==> job 9193 <==
==> flow/design.v <==
`timescale 1ns / 1ps
module alu(
    input [2:0] funct3_in,    
    input [6:0] opcode_in, funct7_in,
    input [31:0] rs1_value_in, mux_result_in,    
    output reg [31:0] alu_result_out, raw_output
);
    localparam  reg_reg     = 7'b0110011,
                immediate   = 7'b0010011;
    always @(*) begin
        alu_result_out = 32'b0;
        case (opcode_in)
            immediate: begin
                case (funct3_in)
                    3'b000: alu_result_out = rs1_value_in + mux_result_in;
                    3'b001: alu_result_out = rs1_value_in << mux_result_in[4:0];
                    3'b010: alu_result_out = ($signed(rs1_value_in) < $signed(mux_result_in)) ? 1 : 0;
                    3'b011: alu_result_out = (rs1_value_in < mux_result_in) ? 1 : 0;
                    3'b100: alu_result_out = rs1_value_in ^ mux_result_in;
                    3'b101: begin
                        if (mux_result_in[11:5] == 0) alu_result_out = rs1_value_in >> mux_result_in[4:0];
                        else alu_result_out = $signed(rs1_value_in) >>> mux_result_in[4:0];
                    end
                    3'b110: alu_result_out = rs1_value_in | mux_result_in;
                    3'b111: alu_result_out = rs1_value_in & mux_result_in;          
                endcase
            end
            reg_reg: begin
                case (funct3_in)
                    3'b000: begin
                        if (funct7_in == 0) alu_result_out = rs1_value_in + mux_result_in;
                        else alu_result_out = rs1_value_in - mux_result_in;
                    end
                    3'b001: alu_result_out = rs1_value_in << mux_result_in[4:0];
                    3'b010: alu_result_out = ($signed(rs1_value_in) < $signed(mux_result_in)) ? 1 : 0;
                    3'b011: alu_result_out = (rs1_value_in < mux_result_in) ? 1 : 0;
                    3'b100: alu_result_out = rs1_value_in ^ mux_result_in;
                    3'b101: begin
                        if (funct7_in == 0) alu_result_out = rs1_value_in >> mux_result_in[4:0];
                        else alu_result_out = $signed(rs1_value_in) >>> mux_result_in[4:0];
                    end
                    3'b110: alu_result_out = rs1_value_in | mux_result_in;
                    3'b111: alu_result_out = rs1_value_in & mux_result_in;
                endcase             
            end
            default: begin
                alu_result_out = 32'b0;
            end
        endcase
        raw_output = alu_result_out;
    end        
endmodule
`timescale 1ns / 1ps
module decoder(
    input [31:0] instruction,
    output reg imm_sel_out, write_enable_out,
    output reg [2:0] funct3_out,
    output reg [4:0] rd_sel_out, rs1_sel_out, rs2_sel_out,
    output reg [6:0] funct7_out, opcode_out,
    output reg [11:0] imm_value_out
);
    localparam  reg_reg         = 7'b0110011,
                immediate       = 7'b0010011,
                upper_immediate = 7'b0110111,
                store           = 7'b0100011,
                branch          = 7'b1100011,
                jump            = 7'b1101111;
   always @(*) begin
        opcode_out = instruction[6:0];
        funct7_out = instruction[31:25];
        rs2_sel_out = instruction[24:20];
        rs1_sel_out = instruction[19:15];
        funct3_out = instruction[14:12];
        rd_sel_out = instruction[11:7];
        imm_value_out = instruction[31:20];
        imm_sel_out = 0;
        write_enable_out = 0;
        case (opcode_out)
            immediate: begin
                imm_sel_out = 1;
                write_enable_out = 1;             
            end
            reg_reg: begin
                imm_sel_out = 0;
                write_enable_out = 1;
            end
            default: begin
                imm_sel_out = 0;
                write_enable_out = 0;
            end
        endcase
   end
endmodule
`timescale 1ns / 1ps
module mux_alu(
    input imm_sel_in,
    input [11:0] imm_value_in,
    input [31:0] rs2_value_in,
    output [31:0] mux_result_out,
    output [11:0] trace_imm    
);
    assign mux_result_out = (imm_sel_in) ? {{20{imm_value_in[11]}}, imm_value_in} : rs2_value_in;
    assign trace_imm = imm_value_in;
endmodule
`timescale 1ns / 1ps
module raw_handler(
    input clk,
    input write_enable_in, write_enable_in_2,
    input [4:0] rs1_sel_in, rs2_sel_in, rd_write_back_in, rd_write_back_in_2,
    input [31:0] rs1_value_in, rs2_value_in, rd_value_in, rd_wb_value_2,
    output reg [4:0] get_rs1, get_rs2,
    output reg [31:0] rs1_value_out, rs2_value_out    
);
    always @(*) begin
        get_rs1 = rs1_sel_in;
        get_rs2 = rs2_sel_in;
        if (write_enable_in && rd_write_back_in != 5'b00000 && rs1_sel_in == rd_write_back_in) begin
            rs1_value_out = rd_value_in;
        end
        else if (write_enable_in_2 && rd_write_back_in_2 != 5'b00000 && rs1_sel_in == rd_write_back_in_2) begin
            rs1_value_out = rd_wb_value_2;
        end
        else begin
            rs1_value_out = rs1_value_in;
        end
        if (write_enable_in && rd_write_back_in != 5'b00000 && rs2_sel_in == rd_write_back_in) begin
            rs2_value_out = rd_value_in;
        end
        else if (write_enable_in_2 && rd_write_back_in_2 != 5'b00000 && rs2_sel_in == rd_write_back_in_2) begin
            rs2_value_out = rd_wb_value_2;
        end        
        else begin
            rs2_value_out = rs2_value_in;
        end
    end
endmodule
`timescale 1ns / 1ps
module register_file(
    input clk, write_enable_in,
    input [4:0] rd_sel_in, rs1_sel_in, rs2_sel_in,
    input [31:0] write_data_in,
    output reg [31:0] rs1_value_out, rs2_value_out,
    output reg [4:0] trace_rd, trace_rs1, trace_rs2,
    output reg [31:0] trace_write_in
);
    reg [31:0] registers [0:31];
    always @(*) begin
        rs1_value_out = (rs1_sel_in == 5'b00000) ? 32'b0 : registers[rs1_sel_in];
        rs2_value_out = (rs2_sel_in == 5'b00000) ? 32'b0 : registers[rs2_sel_in];
    end
    always @(posedge clk) begin
        if (write_enable_in && rd_sel_in != 5'b00000) begin
            registers[rd_sel_in] <= write_data_in;
        end   
        trace_rd <= rd_sel_in;
        trace_rs1 <= rs1_sel_in;
        trace_rs2 <= rs2_sel_in;
        trace_write_in <= write_data_in;   
    end
endmodule
`timescale 1ns / 1ps
module pipeline_reg_alu(
    input clk,
    input write_enable_in,
    input [4:0] rd_sel_in,
    input [31:0] alu_result_in,
    output reg write_enable_out,
    output reg [4:0] rd_sel_out, rd_write_back_2,
    output reg [31:0] alu_result_out, rd_wb_value_2
);
    always @(posedge clk) begin
        rd_sel_out <= rd_sel_in;
        alu_result_out <= alu_result_in;
        write_enable_out <= write_enable_in;
        rd_write_back_2 <= rd_sel_in;
        rd_wb_value_2 <= alu_result_in;                        
    end
endmodule
`timescale 1ns / 1ps
module pipeline_reg_decoder(
    input clk,
    input write_enable_in,
    input [31:0] mux_result_in, rs1_value_in,
    input [6:0] opcode_in, funct7_in,
    input [4:0] rd_sel_in,
    input [2:0] funct3_in,
    output reg write_enable_out,
    output reg [31:0] mux_result_out, rs1_value_out,
    output reg [6:0] opcode_out, funct7_out,
    output reg [4:0] rd_sel_out, raw_rd,
    output reg [2:0] funct3_out
);
    always @(posedge clk) begin
        write_enable_out <= write_enable_in;
        mux_result_out <= mux_result_in;
        rs1_value_out <= rs1_value_in;
        opcode_out <= opcode_in;
        funct7_out <= funct7_in;
        rd_sel_out <= rd_sel_in;
        funct3_out <= funct3_in;
        raw_rd <= rd_sel_in;  
    end
endmodule
`timescale 1ns / 1ps
module pipeline_reg_instruction(
    input clk,
    input [31:0] instruction_in,
    output reg [31:0] instruction_out,
    output reg [31:0] trace_instruction
);
    always @(posedge clk) begin
        instruction_out <= instruction_in;
        trace_instruction <= instruction_in;
    end
endmodule
`timescale 1ns / 1ps
module program_counter(
    input clk, rst_n,
    output reg [31:0] program_count
);
    always @(posedge clk) begin
        if (!rst_n) begin
            program_count <= 0;
        end
        else begin
            program_count <= program_count + 4;
        end
    end
endmodule
`timescale 1ns / 1ps
module cpu(
    input rst_n, clk,
    input [31:0] imem_insn,
    output [31:0] imem_addr,
    output [31:0] trace_instruction, trace_rd_value,
    output [11:0] trace_imm,
    output [4:0] trace_rd, trace_rs1, trace_rs2
);
    wire        imm_sel,
                write_enable,
                write_enable_reg,
                write_enable_alu;
    wire [31:0] instruction_reg,
                mux_result,
                mux_result_reg,
                rs1_value,
                rs1_value_reg,
                rs2_value,
                rs2_value_reg,
                alu_result,
                alu_result_reg,
                rd_wb_value,
                rd_wb_value_2,
                raw_rs1_value,
                raw_rs2_value;
    wire [11:0] imm_value;
    wire [6:0]  funct7,
                funct7_reg,
                opcode,
                opcode_reg;
    wire [4:0]  rd_sel,
                rd_sel_reg,
                rd_sel_wb,
                rd_write_back,
                rd_write_back_2,
                rs1_sel,
                rs1_sel_reg,
                rs2_sel,
                rs2_sel_reg,
                get_rs1,
                get_rs2;                
    wire [2:0]  funct3,
                funct3_reg;    
    pipeline_reg_instruction pri(
        .clk(clk),
        .instruction_in(imem_insn),
        .instruction_out(instruction_reg),
        .trace_instruction(trace_instruction)
    );
    pipeline_reg_decoder prd(
        .clk(clk),
        .write_enable_in(write_enable),
        .mux_result_in(mux_result),
        .rs1_value_in(raw_rs1_value),
        .opcode_in(opcode),
        .funct7_in(funct7),
        .rd_sel_in(rd_sel),
        .funct3_in(funct3),
        .write_enable_out(write_enable_reg),
        .mux_result_out(mux_result_reg),
        .rs1_value_out(rs1_value_reg),
        .opcode_out(opcode_reg),
        .funct7_out(funct7_reg),
        .rd_sel_out(rd_sel_reg),
        .funct3_out(funct3_reg),
        .raw_rd(rd_write_back)
    );
    pipeline_reg_alu pra(
        .clk(clk),
        .write_enable_in(write_enable_reg),
        .rd_sel_in(rd_sel_reg),
        .alu_result_in(alu_result),
        .write_enable_out(write_enable_alu),
        .rd_sel_out(rd_sel_wb),
        .alu_result_out(alu_result_reg),
        .rd_write_back_2(rd_write_back_2),
        .rd_wb_value_2(rd_wb_value_2)
    );
    program_counter pc(
        .clk(clk),
        .rst_n(rst_n),
        .program_count(imem_addr)
    );
    decoder dcr(
        .instruction(instruction_reg),
        .funct3_out(funct3),
        .funct7_out(funct7),
        .rd_sel_out(rd_sel),
        .rs1_sel_out(rs1_sel),
        .rs2_sel_out(rs2_sel),
        .imm_value_out(imm_value),
        .opcode_out(opcode),
        .imm_sel_out(imm_sel),
        .write_enable_out(write_enable)
    );
    mux_alu mux(
        .imm_sel_in(imm_sel),
        .imm_value_in(imm_value),
        .rs2_value_in(raw_rs2_value),
        .mux_result_out(mux_result),
        .trace_imm(trace_imm)
    );
    alu alu(
        .opcode_in(opcode_reg),
        .funct3_in(funct3_reg),
        .funct7_in(funct7_reg),
        .rs1_value_in(rs1_value_reg),
        .mux_result_in(mux_result_reg),
        .alu_result_out(alu_result),
        .raw_output(rd_wb_value)
    );
    raw_handler rwh(
        .clk(clk),
        .write_enable_in(write_enable_reg),
        .write_enable_in_2(write_enable_alu),
        .rs1_sel_in(rs1_sel),
        .rs2_sel_in(rs2_sel),
        .rd_write_back_in(rd_write_back),
        .rd_write_back_in_2(rd_write_back_2),
        .rs1_value_in(rs1_value),
        .rs2_value_in(rs2_value),
        .rd_value_in(rd_wb_value),
        .rd_wb_value_2(rd_wb_value_2),
        .get_rs1(get_rs1),
        .get_rs2(get_rs2),
        .rs1_value_out(raw_rs1_value),
        .rs2_value_out(raw_rs2_value)
    );
    register_file rgf(
        .clk(clk),
        .write_enable_in(write_enable_alu),
        .rd_sel_in(rd_sel_wb),
        .rs1_sel_in(get_rs1),
        .rs2_sel_in(get_rs2),
        .write_data_in(alu_result_reg),
        .rs1_value_out(rs1_value),
        .rs2_value_out(rs2_value),
        .trace_rd(trace_rd),
        .trace_rs1(trace_rs1),
        .trace_rs2(trace_rs2),
        .trace_write_in(trace_rd_value) 
    );
endmodule
==> flow/run.sh <==
#!/bin/bash
# the make line also repeats each setting of config.mk as NAME=value (left out here)
make -C /OpenROAD-flow-scripts/flow DESIGN_CONFIG=/design/flow/config.mk WORK_HOME=/design/flow/orfs CLKGATE_MAP_FILE= finish
==> flow/config.mk <==
export PLATFORM = sky130hd
export DESIGN_NAME = cpu
export DESIGN_NICKNAME = cpu
export VERILOG_FILES = /design/flow/design.v
export SDC_FILE = /design/flow/constraint.sdc
export NUM_CORES = 4
export LEC_CHECK = 0
export CAP_MARGIN = 30
export CORE_MARGIN = 2
export CORE_UTILIZATION = 72
export CTS_CLUSTER_SIZE = 53
export PLACE_DENSITY_LB_ADDON = 0.27
export SLEW_MARGIN = 20
==> flow/constraint.sdc <==
create_clock -name core_clock -period 3.33 [get_ports {clk}]
set_input_delay 0.6660 -clock core_clock [delete_from_list [all_inputs] [get_ports {clk}]]
set_output_delay 0.6660 -clock core_clock [all_outputs]
set_load 0.01 [all_outputs]
==> job 9299 (differences from job 9193) <==
ABC_AREA = 1   (was not set)
CAP_MARGIN = 20   (was 30)
CELL_PAD_IN_SITES_DETAIL_PLACEMENT = 2   (was not set)
CORE_ASPECT_RATIO = 0.96   (was not set)
CORE_MARGIN = 3   (was 2)
CORE_UTILIZATION = 50   (was 72)
CTS_CLUSTER_DIAMETER = 131   (was not set)
CTS_CLUSTER_SIZE = not set   (was 53)
GPL_ROUTABILITY_DRIVEN = 0   (was not set)
GPL_TIMING_DRIVEN = 0   (was not set)
MIN_ROUTING_LAYER = met2   (was not set)
PLACE_DENSITY_LB_ADDON = not set   (was 0.27)
SLEW_MARGIN = 25   (was 20)
==> flow/constraint.sdc (replaced) <==
create_clock -name core_clock -period 5.0 [get_ports {clk}]
set_input_delay 1.0000 -clock core_clock [delete_from_list [all_inputs] [get_ports {clk}]]
set_output_delay 1.0000 -clock core_clock [all_outputs]
set_load 0.01 [all_outputs]
==> qor summary <==
|  | job 9193 | job 9299 |
|---|---|---|
| Result of the run | stopped before the end | stopped before the end |
| Last stage reached | 5_1_grt | 3_5_place_dp |
| Post-synth area from yosys stat | 64100 µm² | 68200 µm² |
| XORs/XNORs by Area | 0.847% | 0.231% |
| Core Area | 88400 µm² | 135000 µm² |
| Area fraction in and, or, nand and nor cells after synthesis | 5.82% | 20.5% |
| Number of standard cells after synthesis | 4725 | 8003 |
| Post-synth top area share | 48.0% | 45.1% |
| Floorplan die height | 302 µm | 368 µm |
| Cell count listed in synth_stat.txt | 4725 | 8003 |
| Quantity of I/O buffers inserted on ports | 154 | 153 |
| Average cell area after synthesis | 13.6 µm² | 8.52 µm² |
| Width of the chip | 302 µm | 383 µm |
| Total Die Area | 91400 µm² | 141000 µm² |
| Yosys warning tally | 8 | 8 |
| Most common cell in the synthesized netlist | edfxtp_1 | nand2_1 |
| Fa+ha+maj area frac | 1.98% | 1.86% |
| Post-synthesis share of cell area spent on and-or and or-and gates | 11.6% | 16.7% |
| Floorplan utilization | 72.5% | 50.5% |
| Row Count | 109 | 132 |
| Library cells used by synthesis | 89 | 63 |
| Fraction of synthesized area in multiplexers | 21.2% | 0.147% |
| Share of the yosys chip area belonging to registers | 55.3% | 52.0% |
| Area of the mapped netlist | 64100 µm² | 68200 µm² |

========
==> 02-05 <==
Starts from the design.v that is shown in full above.
make LEC_CHECK=0 CAP_MARGIN=15 CELL_PAD_IN_SITES_DETAIL_PLACEMENT=0 CELL_PAD_IN_SITES_GLOBAL_PLACEMENT=0 CORE_MARGIN=2 CORE_UTILIZATION=69 GPL_ROUTABILITY_DRIVEN=1 MAX_ROUTING_LAYER=met4 PLACE_DENSITY=0.64 SLEW_MARGIN=20 finish   # period 3.03 ns
run.sh (not shown) runs the stock make flow with config.mk's settings and CLKGATE_MAP_FILE=.
==> inputs of 06-26, as changes to 02-05 <==
Settings changed: CAP_MARGIN 15 to 20, CELL_PAD_IN_SITES_DETAIL_PLACEMENT 0 to unset, CELL_PAD_IN_SITES_GLOBAL_PLACEMENT 0 to unset, CORE_UTILIZATION 69 to 47, GPL_ROUTABILITY_DRIVEN 1 to unset, MAX_ROUTING_LAYER met4 to unset, PLACE_DENSITY 0.64 to unset.
==> flow/constraint.sdc (replaced) <==
create_clock -name core_clock -period 4.74 [get_ports {clk}]
set_input_delay 0.9480 -clock core_clock [delete_from_list [all_inputs] [get_ports {clk}]]
set_output_delay 0.9480 -clock core_clock [all_outputs]
set_load 0.01 [all_outputs]
==> inputs of 01-10, as changes to 02-05 <==
Settings changed: ABC_AREA set to 1, CAP_MARGIN 15 to 20, CELL_PAD_IN_SITES_DETAIL_PLACEMENT 0 to unset, CELL_PAD_IN_SITES_GLOBAL_PLACEMENT 0 to unset, CORE_UTILIZATION 69 to 72, CTS_CLUSTER_SIZE set to 10, GPL_ROUTABILITY_DRIVEN 1 to unset, MAX_ROUTING_LAYER met4 to unset, PLACE_DENSITY 0.64 to unset.
==> flow/constraint.sdc (replaced) <==
create_clock -name core_clock -period 4.43 [get_ports {clk}]
set_input_delay 0.8860 -clock core_clock [delete_from_list [all_inputs] [get_ports {clk}]]
set_output_delay 0.8860 -clock core_clock [all_outputs]
set_load 0.01 [all_outputs]
==> results <==
Run status: 01-10 did not finish; 06-26 finished clean; 02-05 did not finish
Failing step: 01-10 global routing; 06-26 -; 02-05 global routing
Post-CTS repair timing setup buffer count: 01-10 0; 06-26 0; 02-05 84
Worst Setup Slack post-DPL: 01-10 0.892 ns; 06-26 0.475 ns; 02-05 -0.593 ns
Number of distinct library cells after synthesis: 01-10 63; 06-26 89; 02-05 89
Htree depth: 01-10 4; 06-26 4; 02-05 3
Average instance area after synthesis: 01-10 8.52 sq um; 06-26 13.6 sq um; 02-05 13.6 sq um
Placement Rows: 01-10 112; 06-26 135; 02-05 111
Summed instance area of the synthesized netlist: 01-10 0.0682 sq mm; 06-26 0.0641 sq mm; 02-05 0.0641 sq mm
Register share after synthesis: 01-10 0.520; 06-26 0.553; 02-05 0.553
Multiplexer share: 01-10 0.00147; 06-26 0.212; 02-05 0.212
Total clock buffers created by CTS: 01-10 146; 06-26 139; 02-05 120
Vertical die dimension: 01-10 312 microns; 06-26 373 microns; 02-05 309 microns
And-or/or-and share of the synthesized area: 01-10 0.167; 06-26 0.116; 02-05 0.116
Standard cell core area: 01-10 0.0936 sq mm; 06-26 0.135 sq mm; 02-05 0.0918 sq mm
Top cell area share: 01-10 0.451; 06-26 0.480; 02-05 0.480
Chip footprint: 01-10 0.0972 sq mm; 06-26 0.139 sq mm; 02-05 0.0954 sq mm
Area post-placement: 01-10 0.0707 sq mm; 06-26 0.0691 sq mm; 02-05 0.0734 sq mm
Yosys synthesis chip area: 01-10 0.0682 sq mm; 06-26 0.0641 sq mm; 02-05 0.0641 sq mm
Simple-gate portion of the synthesized area: 01-10 0.205; 06-26 0.0582; 02-05 0.0582
HPWL after DPL: 01-10 177 mm; 06-26 156 mm; 02-05 183 mm
Count of mapped cells out of synthesis: 01-10 8003; 06-26 4725; 02-05 4725
Xor/xnor share of the synthesized area: 01-10 0.00231; 06-26 0.00847; 02-05 0.00847
Die W: 01-10 312 microns; 06-26 373 microns; 02-05 309 microns
Post-CTS resize count: 01-10 0; 06-26 0; 02-05 415
Count leader, synth: 01-10 nand2_1; 06-26 edfxtp_1; 02-05 edfxtp_1
Count of placed standard cells including taps: 01-10 9067; 06-26 6574; 02-05 6596
